==> inputs of run a <==
==> flow/design.v <==
`timescale 1ns / 1ps
module thresholding(
    input wire clk, reset, enable,
    input wire signed [11 : 0] sig,
    output reg signed [11 : 0] y,
    output reg done,
    output reg [11 : 0] id
    );
parameter N = 2048, W = 13, threshold = 84, MEAN = 958;
localparam IDLE = 1'b0,
           WAIT = 2'b1,
           WORKING = 1'b1;
reg signed [11 : 0] d [0 : W - 1];  
reg signed [11 : 0] th;
reg signed [16 : 0] sum;
reg signed [11 : 0] curr_avg;
wire signed [11 : 0] din_curr_avg;
wire signed [16 : 0] din_sum;
reg state;
wire signed [11 : 0] mean;
wire signed [11 : 0] sig_diff;
assign din_curr_avg = din_sum/W;
assign mean = MEAN;
assign sig_diff = sig - mean;
assign din_sum = (sum + sig_diff - d[W - 1]);
integer i, j;
always @ (posedge clk)
begin
    if(reset) begin
        for(i = 0; i < W; i = i + 1) begin
            d[i] <= 12'b0;
        end
        sum <= 17'b0;
        curr_avg <= 12'b0;
        th <= threshold;
        state <= IDLE;
        done <= 1'b0;
        id <= 12'b0;
    end
    else begin
        case(state)
        IDLE: begin
            if(enable == 1'b1) begin
                state <= WORKING;
                id <= 12'b111111111111;
            end
            done <= 1'b0;
        end
        WORKING: begin
            sum <= din_sum;
            curr_avg <= din_curr_avg;
            for(j = 1; j < W; j = j + 1) begin
                d[j] <= d[j - 1];
            end
            d[0] <= sig_diff;
            if(sig_diff >= th + curr_avg) begin
                y <= sig_diff;
            end
            else begin
                y <= 12'b0;
            end
            done <= 1'b1;
            id = id + 1;
            if(id == 2047)
                state <= IDLE;
        end
        endcase
    end
end
endmodule
==> flow/run.sh <==
#!/bin/bash
# the make line also repeats each setting of config.mk as NAME=value (left out here)
make -C /OpenROAD-flow-scripts/flow DESIGN_CONFIG=/design/flow/config.mk WORK_HOME=/design/flow/orfs CLKGATE_MAP_FILE= finish
==> flow/config.mk <==
export PLATFORM = sky130hd
export DESIGN_NAME = thresholding
export DESIGN_NICKNAME = thresholding
export VERILOG_FILES = /design/flow/design.v
export SDC_FILE = /design/flow/constraint.sdc
export NUM_CORES = 4
export LEC_CHECK = 0
export ABC_AREA = 1
export CAP_MARGIN = 0
export CORE_MARGIN = 2
export CORE_UTILIZATION = 72
export CTS_CLUSTER_SIZE = 60
export HOLD_SLACK_MARGIN = 0.07
export MAX_ROUTING_LAYER = met4
export MIN_ROUTING_LAYER = met1
export PLACE_DENSITY_LB_ADDON = 0.2
export SLEW_MARGIN = 35
==> flow/constraint.sdc <==
create_clock -name core_clock -period 12.2 [get_ports {clk}]
set_input_delay 2.4400 -clock core_clock [delete_from_list [all_inputs] [get_ports {clk}]]
set_output_delay 2.4400 -clock core_clock [all_outputs]
set_load 0.01 [all_outputs]
==> run b (differences from run a) <==
==> flow/config.mk (replaced) <==
export PLATFORM = sky130hd
export DESIGN_NAME = thresholding
export DESIGN_NICKNAME = thresholding
export VERILOG_FILES = /design/flow/design.v
export SDC_FILE = /design/flow/constraint.sdc
export NUM_CORES = 4
export LEC_CHECK = 0
export CAP_MARGIN = 25
export CELL_PAD_IN_SITES_DETAIL_PLACEMENT = 2
export CELL_PAD_IN_SITES_GLOBAL_PLACEMENT = 3
export CORE_ASPECT_RATIO = 1.5
export CORE_MARGIN = 2
export CORE_UTILIZATION = 58
export CTS_CLUSTER_DIAMETER = 192
export GPL_ROUTABILITY_DRIVEN = 1
export GPL_TIMING_DRIVEN = 0
export MAX_ROUTING_LAYER = met5
export MIN_ROUTING_LAYER = met1
export PLACE_DENSITY = 0.64
export SETUP_SLACK_MARGIN = 0.83
export SLEW_MARGIN = 40
export TNS_END_PERCENT = 30
==> flow/constraint.sdc (replaced) <==
create_clock -name core_clock -period 14.5 [get_ports {clk}]
set_input_delay 2.9000 -clock core_clock [delete_from_list [all_inputs] [get_ports {clk}]]
set_output_delay 2.9000 -clock core_clock [all_outputs]
set_load 0.01 [all_outputs]
==> run c (differences from run a) <==
==> flow/config.mk (replaced) <==
export PLATFORM = sky130hd
export DESIGN_NAME = thresholding
export DESIGN_NICKNAME = thresholding
export VERILOG_FILES = /design/flow/design.v
export SDC_FILE = /design/flow/constraint.sdc
export NUM_CORES = 4
export LEC_CHECK = 0
export CAP_MARGIN = 20
export CORE_MARGIN = 2
export CORE_UTILIZATION = 62
export SLEW_MARGIN = 20
==> flow/constraint.sdc (replaced) <==
create_clock -name core_clock -period 11.9 [get_ports {clk}]
set_input_delay 2.3800 -clock core_clock [delete_from_list [all_inputs] [get_ports {clk}]]
set_output_delay 2.3800 -clock core_clock [all_outputs]
set_load 0.01 [all_outputs]
==> Changelog: implementation <==
### Metrics

* Outcome: stopped before the end
* Failed at: global placement without I/O
* Err: [ERROR GPL-0301] Utilization 124.549 % exceeds 100%.
* Chip area at 24230 sq um
* Floorplan core density at 59.32%
* Synth Cell Area at 13330 sq um
* Yosys cell types at 109
* Mean post-synth cell area at 8.693 sq um
Source of the figures above: run b

==> Changelog: implementation <==
### Metrics

* Outcome: stopped before the end
* Failed at: global routing
* Err: [ERROR DPL-0038] Utilization greater than 100%, impossible to legalize
* Die Y-Extent at 133.9 microns
* Floorplan core density at 73.57%
* Chip area at 17940 sq um
* Yosys cell types at 51
Source of the figures above: run a

==> Changelog: implementation <==
## Flow update

* Chip area at 22680 sq um
* Outcome: failed layout checks
* Final setup fails at 12
* Synth Cell Area at 13330 sq um
* Final WS setup at -1144 ps
* Mean post-synth cell area at 8.693 sq um
* Violated checks: setup timing
* Floorplan core density at 63.20%
* Commonest cells in the netlist: nor2_1 (256), dfxtp_1 (199), mux2i_1 (180)
* Slew HR at 32.79%
Source of the figures above: run c



==> branch sierra: inputs <==
RTL: the design.v shown in full above, as it stands there.
clock: 13.5 ns
lec_check: 0
cap_margin: 20
core_margin: 2
core_utilization: 66
setup_slack_margin: 1.65
slew_margin: 20
run.sh (not shown) runs the stock make flow with config.mk's settings and CLKGATE_MAP_FILE=.
==> branch onyx: changes against branch sierra <==
--- a/flow/config.mk
+++ b/flow/config.mk
@@ -7,6 +7,5 @@
 export LEC_CHECK = 0
 export CAP_MARGIN = 20
 export CORE_MARGIN = 2
-export CORE_UTILIZATION = 66
-export SETUP_SLACK_MARGIN = 1.65
+export CORE_UTILIZATION = 40
 export SLEW_MARGIN = 20
==> flow/constraint.sdc (replaced) <==
create_clock -name core_clock -period 14.0 [get_ports {clk}]
set_input_delay 2.8000 -clock core_clock [delete_from_list [all_inputs] [get_ports {clk}]]
set_output_delay 2.8000 -clock core_clock [all_outputs]
set_load 0.01 [all_outputs]
==> branch raven: changes against branch sierra <==
==> flow/config.mk (replaced) <==
export PLATFORM = sky130hd
export DESIGN_NAME = thresholding
export DESIGN_NICKNAME = thresholding
export VERILOG_FILES = /design/flow/design.v
export SDC_FILE = /design/flow/constraint.sdc
export NUM_CORES = 4
export LEC_CHECK = 0
export ABC_AREA = 1
export CAP_MARGIN = 35
export CORE_MARGIN = 2
export CORE_UTILIZATION = 72
export CTS_CLUSTER_SIZE = 60
export HOLD_SLACK_MARGIN = 0.3
export MAX_ROUTING_LAYER = met4
export MIN_ROUTING_LAYER = met1
export PLACE_DENSITY_LB_ADDON = 0.2
export SLEW_MARGIN = 35
export TNS_END_PERCENT = 5
==> flow/constraint.sdc (replaced) <==
create_clock -name core_clock -period 12.1 [get_ports {clk}]
set_input_delay 2.4200 -clock core_clock [delete_from_list [all_inputs] [get_ports {clk}]]
set_output_delay 2.4200 -clock core_clock [all_outputs]
set_load 0.01 [all_outputs]
==> impl_metrics.tcl <==
# flow metrics
set metrics [dict create \
    ys_sh_aoi_pct 13.15 \
    core_area_sq_mm 0.01652 \
    postSynthNetCount 1849 \
    postSynthAreaPerCell_sq_um 6.834 \
    synth.area.mux_share_pct 0 \
    run.stop_error "[ERROR GRT-0232] Routing congestion too high. Check the congestion heatmap in the GUI." \
    outcome "stopped before the end" \
    seq_area_frac_synth_pct 35.73 \
    dp_worst_setup_slack_ns -1.398 \
    die_h_um 133.9 \
    top_cells_by_area "sky130_fd_sc_hd__dfxtp_1, sky130_fd_sc_hd__nor2_1, sky130_fd_sc_hd__nand2_1, sky130_fd_sc_hd__inv_1, sky130_fd_sc_hd__o21ai_0" \
    flow.stopped_at "global routing (5_1_grt)" \
    yosys-dominant-comb-family "simple AND/OR/NAND/NOR gates" \
    met1_usage_pct 75.65 \
    tritoncts.num_buffers 21 \
]
Source of the figures above: branch raven

==> impl_metrics.tcl <==
# implementation run metrics
set metrics [dict create \
    outcome "timing/DRC/antenna clean" \
    core_area_sq_mm 0.03270 \
    met1_usage_pct 26.86 \
    postSynthAreaPerCell_sq_um 8.693 \
    dp_worst_setup_slack_ns -0.5828 \
    tritoncts.num_buffers 23 \
    yosys-dominant-comb-family "AND-OR/OR-AND gates" \
    synth.area.mux_share_pct 14.03 \
    seq_area_frac_synth_pct 32.60 \
    top_cells_by_area "sky130_fd_sc_hd__dfxtp_1, sky130_fd_sc_hd__mux2i_1, sky130_fd_sc_hd__nor2_1, sky130_fd_sc_hd__ha_1, sky130_fd_sc_hd__edfxtp_1" \
]
Source of the figures above: branch onyx

==> impl_metrics.tcl <==
# flow metrics
set metrics [dict create \
    synth.area.mux_share_pct 14.03 \
    tritoncts.num_buffers 20 \
    yosys-dominant-comb-family "AND-OR/OR-AND gates" \
    dp_worst_setup_slack_ns -0.6467 \
    run.stop_error "[ERROR GRT-0232] Routing congestion too high. Check the congestion heatmap in the GUI." \
    flow.stopped_at "global routing (5_1_grt)" \
    die_h_um 146.1 \
    postSynthAreaPerCell_sq_um 8.693 \
    top_cells_by_area "sky130_fd_sc_hd__dfxtp_1, sky130_fd_sc_hd__mux2i_1, sky130_fd_sc_hd__nor2_1, sky130_fd_sc_hd__ha_1, sky130_fd_sc_hd__edfxtp_1" \
    seq_area_frac_synth_pct 32.60 \
    met1_usage_pct 69.41 \
    grt-busiest-layer "met2" \
    ys_sh_aoi_pct 19.55 \
    post-synth-top-count-cell "sky130_fd_sc_hd__nor2_1" \
    postSynthNetCount 1603 \
    outcome "stopped before the end" \
]
Source of the figures above: branch sierra

